Design processor, start of the top module:
module processor(a,b,instruction,clk,rst,y);
    input [31:0] a,b;
    input [31:0] instruction;
    input clk, rst;
    wire [31:0] rs1, rs2;
    output [31:0] y;
    wire [31:0] rd;
    wire [4:0] rs1_address, rs2_address, rd_address;
    wire [6:0] opcode, p;
    wire [2:0] func;
    wire [3:0] cs;
    instruction_decoder id(instruction,opcode,clk,p,func,rs1_address,rs2_address,rd_address);
    register_bank rg(a,b,rs1_address,rs2_address,rd_address,rd,rs1,rs2,rst,clk);
    controller cn(p,func,cs);
    alu ar(rs1,rs2,cs,rd,y);
endmodule
==> flow/config.mk <==
export PLATFORM = sky130hd
export DESIGN_NAME = processor
export DESIGN_NICKNAME = processor
export VERILOG_FILES = /design/flow/design.v
export SDC_FILE = /design/flow/constraint.sdc
export NUM_CORES = 4
export LEC_CHECK = 0
export CAP_MARGIN = 20
export CORE_MARGIN = 2
export CORE_UTILIZATION = 55
export CTS_CLUSTER_DIAMETER = 41
export SETUP_SLACK_MARGIN = 0.74
export SLEW_MARGIN = 20
export TNS_END_PERCENT = 5
==> flow/constraint.sdc <==
create_clock -name core_clock -period 4.47 [get_ports {clk}]
set_input_delay 0.8940 -clock core_clock [delete_from_list [all_inputs] [get_ports {clk}]]
set_output_delay 0.8940 -clock core_clock [all_outputs]
set_load 0.01 [all_outputs]
run.sh (not shown) runs the stock make flow with config.mk's settings and CLKGATE_MAP_FILE=.
The baseline finished but fails on negative setup slack.
Next try:
Settings changed: ABC_AREA set to 1, CORE_UTILIZATION 55 to 51, CTS_CLUSTER_DIAMETER 41 to 202, CTS_CLUSTER_SIZE set to 95, SETUP_SLACK_MARGIN 0.74 to not set, TNS_END_PERCENT 5 to not set.
Clock period 4.47 ns to 3.3 ns, I/O delays scaled along.
What happened: The new run finished but failed the layout checks on negative setup slack; cell area goes up by about 26%; utilization goes up by 1.6 points; cell count goes up by about 53%; wire length goes up by about 40%; die size goes up by about 20%; hold slack degrades by 0.26 ns; count of clock-buffer cells in the layout goes down by 1; global-route usage goes up by 3.9 points; power goes up by about 60%; sequential cell count does not change.
Next try:
Settings changed: CELL_PAD_IN_SITES_GLOBAL_PLACEMENT set to 1, CORE_ASPECT_RATIO set to 0.5, CORE_UTILIZATION 51 to 39, CTS_CLUSTER_DIAMETER 202 to 361, CTS_CLUSTER_SIZE 95 to 100, TNS_END_PERCENT set to 25.
Clock period 3.3 ns to 7.0 ns, I/O delays scaled along.
Effect: With this change the flow produced a clean layout; cell area drops by 25%; via count fell by 18%; cell count is lower by 9.0%; worst hold slack is better by 0.75 ns; count of clock-buffer cells in the layout stays the same; combinational power decreases by 68%; total power goes down by 63%; global-route usage goes down by 11 points.
Next try:
Settings changed: ABC_AREA 1 to not set, CELL_PAD_IN_SITES_GLOBAL_PLACEMENT 1 to not set, CORE_ASPECT_RATIO 0.5 to not set, CORE_UTILIZATION 39 to 40, CTS_CLUSTER_DIAMETER 361 to not set, CTS_CLUSTER_SIZE 100 to not set, SETUP_SLACK_MARGIN set to 0.94, TNS_END_PERCENT 25 to not set.
Clock period 7.0 ns to 6.27 ns, I/O delays scaled along.
Outcome: The new run completed with no timing, DRC or antenna violations; setup slack loses 0.13 ns; via count drops by about a fifth; sequential power climbs by a little under a tenth; wire length drops by a quarter to a third.

processor again, from the RTL that the note above started with.
Design processor, start of the top module:
module processor(a,b,instruction,clk,rst,y);
    input [31:0] a,b;
    input [31:0] instruction;
    input clk, rst;
    wire [31:0] rs1, rs2;
    output [31:0] y;
    wire [31:0] rd;
    wire [4:0] rs1_address, rs2_address, rd_address;
    wire [6:0] opcode, p;
    wire [2:0] func;
    wire [3:0] cs;
    instruction_decoder id(instruction,opcode,clk,p,func,rs1_address,rs2_address,rd_address);
    register_bank rg(a,b,rs1_address,rs2_address,rd_address,rd,rs1,rs2,rst,clk);
    controller cn(p,func,cs);
    alu ar(rs1,rs2,cs,rd,y);
endmodule
export LEC_CHECK = 0
export ABC_AREA = 1
export CAP_MARGIN = 5
export CORE_ASPECT_RATIO = 0.97
export CORE_MARGIN = 9
export CORE_UTILIZATION = 52
export CTS_CLUSTER_DIAMETER = 361
export CTS_CLUSTER_SIZE = 72
export GPL_ROUTABILITY_DRIVEN = 0
export GPL_TIMING_DRIVEN = 0
export HOLD_SLACK_MARGIN = 0.13
export MAX_ROUTING_LAYER = met4
export MIN_ROUTING_LAYER = met2
export PLACE_DENSITY_LB_ADDON = 0.27
export SLEW_MARGIN = 35
export TNS_END_PERCENT = 25
create_clock -name core_clock -period 8.62 [get_ports {clk}]
The first run stopped in global routing (5_1_grt) (GRT-0116).
Next try:
Settings changed: ABC_AREA 1 to not set, CAP_MARGIN 5 to 20, CORE_ASPECT_RATIO 0.97 to not set, CORE_MARGIN 9 to 2, CORE_UTILIZATION 52 to 40, CTS_CLUSTER_DIAMETER 361 to 399, CTS_CLUSTER_SIZE 72 to 99, GPL_ROUTABILITY_DRIVEN 0 to not set, GPL_TIMING_DRIVEN 0 to not set, HOLD_SLACK_MARGIN 0.13 to not set, MAX_ROUTING_LAYER met4 to not set, MIN_ROUTING_LAYER met2 to not set, PLACE_DENSITY_LB_ADDON 0.27 to not set, SLEW_MARGIN 35 to 20, TNS_END_PERCENT 25 to 15.
Clock period 8.62 ns to 7.0 ns, I/O delays scaled along.
Result: Now the flow ran to the end with no violations. Area after synthesis goes down by 11%. Die area goes down by 3.1%. Synthesized cell count fell by 36%.
Next try:
Settings changed: CORE_UTILIZATION 40 to 58, CTS_CLUSTER_DIAMETER 399 to not set, CTS_CLUSTER_SIZE 99 to not set, TNS_END_PERCENT 15 to not set.
Clock period 7.0 ns to 3.97 ns, I/O delays scaled along.
With this change the flow aborted during global routing (5_1_grt) on GRT-0232.
Synthesized cell count does not change.
Area after synthesis does not change.
Die area falls by about 30%.
Next try:
Clock period 3.97 ns to 5.74 ns, I/O delays scaled along.
The new run produced a clean layout.
Die size is unchanged.
Synthesized area does not change.
Synthesized cell count stays the same.
Power figures rest on the tool's default switching activity, not on a simulated workload.
